## exp/onyx
## ahb
module ahb (
            hclk
           ,hresetn
           ,htrans
           ,haddr
           ,hwdata
           ,hready_in
           ,hsel
           ,hwrite
           ,hsize
           ,hresp
           ,hready_out
           ,hrdata
           ,frame_num    
           ,sample_in_frame
           ,com_2_ovl
           ,max_point_fft_core
           ,alpha
           ,quarter
           ,fft_num
           ,fft_stage_number
           ,mel_num
           ,cep_num
           ,trigger
           );
Size in the first run: roughly 2200 cells after synthesis, ~410 I/O pins, roughly 0.016 mm2 of cells after synthesis.
export LEC_CHECK = 0
export ABC_AREA = 1
export CAP_MARGIN = 20
export CELL_PAD_IN_SITES_DETAIL_PLACEMENT = 0
export CORE_MARGIN = 2
export CORE_UTILIZATION = 70
export CTS_CLUSTER_DIAMETER = 361
export CTS_CLUSTER_SIZE = 49
export HOLD_SLACK_MARGIN = 0.3
export SETUP_SLACK_MARGIN = 0.29
export SLEW_MARGIN = 20
export TNS_END_PERCENT = 80
create_clock -name core_clock -period 2.52 [get_ports {hclk}]
run.sh (not shown) runs the stock make flow with config.mk's settings and CLKGATE_MAP_FILE=.
exp/onyx did not run to completion, as it errored out during global routing.
### exp/onyx -> exp/xenon
Settings: CELL_PAD_IN_SITES_DETAIL_PLACEMENT: 0 -> unset; TNS_END_PERCENT: 80 -> unset; ABC_AREA: 1 -> unset; CORE_UTILIZATION: 70 -> 66; HOLD_SLACK_MARGIN: 0.3 -> unset; CTS_CLUSTER_DIAMETER: 361 -> unset; CTS_CLUSTER_SIZE: 49 -> unset; SETUP_SLACK_MARGIN: 0.29 -> unset; the clock period (ns, I/O delays scaled along): 2.52 -> 4.51.
Findings:
- exp/xenon: all stages complete, timing, DRC and antenna checks passed
- exp/xenon gives more synthesized area divided by synthesized cell count than exp/onyx did.
- Number of placed cells counting well taps was higher in exp/onyx than in exp/xenon.
- Compared with exp/onyx, height of the die in exp/xenon increased slightly.
- For exp/onyx, the dominant combinational cell family by area after synthesis was simple AND/OR/NAND/NOR gates, unlike exp/xenon, where it was multiplexers.
- Per the comparison of exp/xenon with exp/onyx, area of the synthesized netlist per yosys stat now sits lower, total placed instance area saw a decrease, number of CTS-inserted buffers now larger, sequential element share of the synthesized area increased 1.8 points.
For exp/indigo, these inputs were changed with respect to exp/xenon:
Settings: GPL_TIMING_DRIVEN newly set to 0; CORE_UTILIZATION changed from 66 to 40; MIN_ROUTING_LAYER newly set to met2; the clock period (ns, I/O delays scaled along) changed from 4.51 to 10.0.
==> comparison <==
Looking at kind of path behind the tightest hold check, the reg -> reg result is from exp/indigo; the in -> async one comes from exp/xenon. Compared with exp/xenon, in exp/indigo number of antenna violations at the first check in global routing ~0 delta, detail-routed net length per standard cell has remained practically unchanged. STATUS core area: exp/indigo loses against exp/xenon. In the metrics for exp/xenon and exp/indigo, the one carrying the lower wire length on met2 is exp/xenon. Going from exp/xenon to exp/indigo, delay contributed by the slowest stage of the critical path went down 0.03 ns; number of cells on the worst reg-to-reg path went up 2; number of endpoints with negative hold slack in the final report held. Going from exp/xenon to exp/indigo, number of nets in the finished design grows by about 3.6%. Cell area delta for exp/indigo relative to exp/xenon: about 2.6% higher. Compare exp/xenon and exp/indigo | non-clock buffer count in the final layout higher: exp/indigo. exp/xenon has a lower routed wire length than exp/indigo.
### exp/indigo -> exp/amber
Settings: GPL_TIMING_DRIVEN no longer set, was 0; CORE_UTILIZATION now 66, was 40; MIN_ROUTING_LAYER no longer set, was met2; the clock period (ns, I/O delays scaled along) now 7.69, was 10.0.
--- outcome ---
- exp/indigo → exp/amber: total power went up 0.00090 W; synthesized cell count held.
- Area: exp/amber vs exp/indigo -> exp/amber smaller
- exp/amber reports its end of the critical path as hrdata[16] while exp/indigo reports hrdata[6].
- Area taken by multi-input logic gates was higher in exp/amber than in exp/indigo.
Modified inputs, exp/violet compared to exp/amber
Settings: CORE_UTILIZATION now 40, was 66; the clock period (ns, I/O delays scaled along) now 10.0, was 7.69.
## What came out
- Reported for exp/amber and exp/violet, total cells reported by yosys after synthesis turned out identical to the last digit.
- [compare] base=exp/amber new=exp/violet: standby leakage power barely changed, area taken by multi-input logic gates barely changed, routed wirelength normalized by instance count dropped 4.0 um.
- The worst setup path endpoint comes out hrdata[26] in one run and hrdata[16] in the other, namely in exp/violet and exp/amber respectively.
- exp/amber reached the final stage; the timing, design-rule and antenna checks on its layout passed.
- exp/violet finished every stage and its layout cleared the timing, design-rule and antenna checks.
### exp/violet -> exp/zinc
Settings: CORE_UTILIZATION: 40 -> 32; CELL_PAD_IN_SITES_GLOBAL_PLACEMENT: unset -> 3; MIN_ROUTING_LAYER: unset -> met1; HOLD_SLACK_MARGIN: unset -> -0.05; CORE_ASPECT_RATIO: unset -> 1.35; PLACE_DENSITY: unset -> 0.84; SETUP_SLACK_MARGIN: unset -> 2.03; GPL_ROUTABILITY_DRIVEN: unset -> 0; CORE_MARGIN: 2 -> 5; MAX_ROUTING_LAYER: unset -> met5; GPL_TIMING_DRIVEN: unset -> 1.
[summary]
- When exp/zinc is set beside exp/violet, its final non-filler cell area turns out to be 0.43% larger.
- Per the comparison of exp/zinc with exp/violet, logic area now sits at about the same level; TritonCTS buffer count now sits lower; area growth from synthesis to layout now sits higher; core box area now sits higher.
- On fmax, exp/zinc does better than exp/violet.
Power is estimated from default activity; no workload was simulated.
